== violet ==
==> flow/design.v (excerpt) <==
module pcs_10g_top #(
    parameter INIT_IDLE_DISPATCH = 1   
) (
    input  wire        clk,            
    input  wire        rst_n,          
    input  wire [63:0] xgmii_txd,      
    input  wire [7:0]  xgmii_txc,      
    output wire [63:0] xgmii_rxd,      
    output wire [7:0]  xgmii_rxc,      
    output wire [15:0] gth_txdata,     
    output wire [1:0]  gth_txheader,   
    output wire        gth_txdata_valid,
    input  wire [15:0] gth_rxdata,     
    input  wire [1:0]  gth_rxheader,   
    input  wire        gth_rxdata_valid,
    input  wire        gth_rxheader_valid,
    output wire        gth_txsequence_done,  
    input  wire        gth_rxgearboxslip,    
    output wire        block_lock,     
    output wire        hi_ber,         
    output wire        pcs_status,     
    output wire        rx_link_up,     
    output wire        tx_encode_err,  
    output wire        rx_decode_err,  
    output wire [15:0] ber_count,      
    output wire [7:0]  errored_blocks, 
    input  wire        status_read,    
    output wire        pcs_status_ll   
);
wire [65:0] enc_block;
wire        enc_valid;
wire        enc_error;
pcs_10g_enc_64b66b u_encoder (
    .clk            (clk),
    .rst_n          (rst_n),
    .xgmii_txd      (xgmii_txd),
    .xgmii_txc      (xgmii_txc),
    .tx_block        (enc_block),
    .tx_block_valid  (enc_valid),
    .encode_error    (enc_error)
);
assign tx_encode_err = enc_error;
wire [65:0] scr_block;
wire        scr_valid;
pcs_10g_scrambler u_scrambler (
    .clk              (clk),
    .rst_n            (rst_n),
    .tx_block_in       (enc_block),
    .tx_block_valid    (enc_valid),
    .tx_block_out      (scr_block),
    .tx_block_out_valid(scr_valid)
);
pcs_10g_tx_gearbox u_tx_gearbox (
    .clk              (clk),
    .rst_n            (rst_n),
    .tx_block          (scr_block),
  ...
For scale: ~5,700 cells after synthesis, about 750 flip-flops, ~220 I/O pins.
export LEC_CHECK = 0
export ABC_AREA = 1
export CAP_MARGIN = 30
export CORE_MARGIN = 2
export CORE_UTILIZATION = 40
export GPL_ROUTABILITY_DRIVEN = 0
export PLACE_DENSITY_LB_ADDON = 0.1
export SLEW_MARGIN = 30
create_clock -name core_clock -period 2.58 [get_ports {clk}]
run.sh (not shown) runs the stock make flow with config.mk's settings and CLKGATE_MAP_FILE=.
What indigo does differently from violet at the input level:
Settings: a change of CORE_UTILIZATION from 40 to 59; a deleted PLACE_DENSITY_LB_ADDON that had been 0.1; a change of SLEW_MARGIN from 30 to 20; a deleted ABC_AREA that had been 1; a change of CAP_MARGIN from 30 to 20; a deleted GPL_ROUTABILITY_DRIVEN that had been 0; an added SETUP_SLACK_MARGIN of 0.69; a change of the clock period (ns, I/O delays scaled along) from 2.58 to 3.4.
## What came out
indigo ended with every stage complete and zero timing, DRC or antenna violations.
On sequential standard cell area, violet tracks indigo almost exactly.
Relative to violet, the post-layout instance count excluding filler cells measured on indigo has decreased by more than a quarter.
Compared with violet, indigo improves total power of the final layout.
Run comparison: indigo class of the tightest hold or removal check flip-flop to flip-flop; violet class of the tightest hold or removal check primary input to async pin
End-of-flow core utilization, violet and indigo, higher one = indigo.
Per the comparison of indigo with violet, adder-cell share of the synthesized area saw little to no change, clock power has decreased.
Final cycle utilization of the critical path (indigo over violet): decrease, 18 points
Critical path capture point: hi_ber -> violet, u_encoder.tx_block[3]$_DFF_PN0_ -> indigo
Diff violet and indigo: synthesized area lower in indigo
## Diff of input files: quartz against indigo
Settings: CORE_UTILIZATION changed from 59 to 67; SETUP_SLACK_MARGIN changed from 0.69 to -0.21; the clock period (ns, I/O delays scaled along) changed from 3.4 to 2.3.
==> comparison <==
- quartz had finished all stages when the layout checks came back failing, citing setup timing.
- Detailed route, quartz vs indigo: via total higher for quartz
- Going from indigo to quartz, worst setup slack shrinks by 0.98 ns.
- When quartz is set beside indigo, its multi-input gate share of the layout cell area turns out to be 1.2 points smaller.
- In the reports for quartz and indigo, the smaller power share of the clock group belongs to quartz.
- quartz vs indigo: hold slack down
- Summary of quartz over indigo: design area has increased; internal reg-to-reg setup slack decreased by 1.01 ns relative to the old numbers.
- In quartz the area growth from synthesis to layout turned out 4.9 points higher than in indigo.
Setup changes, quartz to cedar
Settings: CAP_MARGIN now 10, was 20; CTS_CLUSTER_SIZE now 15, previously not set; CORE_UTILIZATION now 72, was 67.
Findings:
cedar failed in global routing with ODB-0269.
Changes observed in cedar relative to quartz: core utilization before placement grew by 4.8 points; die area saw a decrease; setup fix buffers added after clock tree synthesis went up 8.
Core area delta (cedar − quartz): favourable
Die extent in x was higher in quartz than in cedar.
Between cedar and quartz, the post-place instance area does not differ in any meaningful way.
Taking quartz as the reference, in cedar total number of placement rows decreased by 3 relative to the old numbers; vertical die dimension went down 3.5%; setup slack after placement saw a decrease.
Power is estimated from default activity; no workload was simulated.
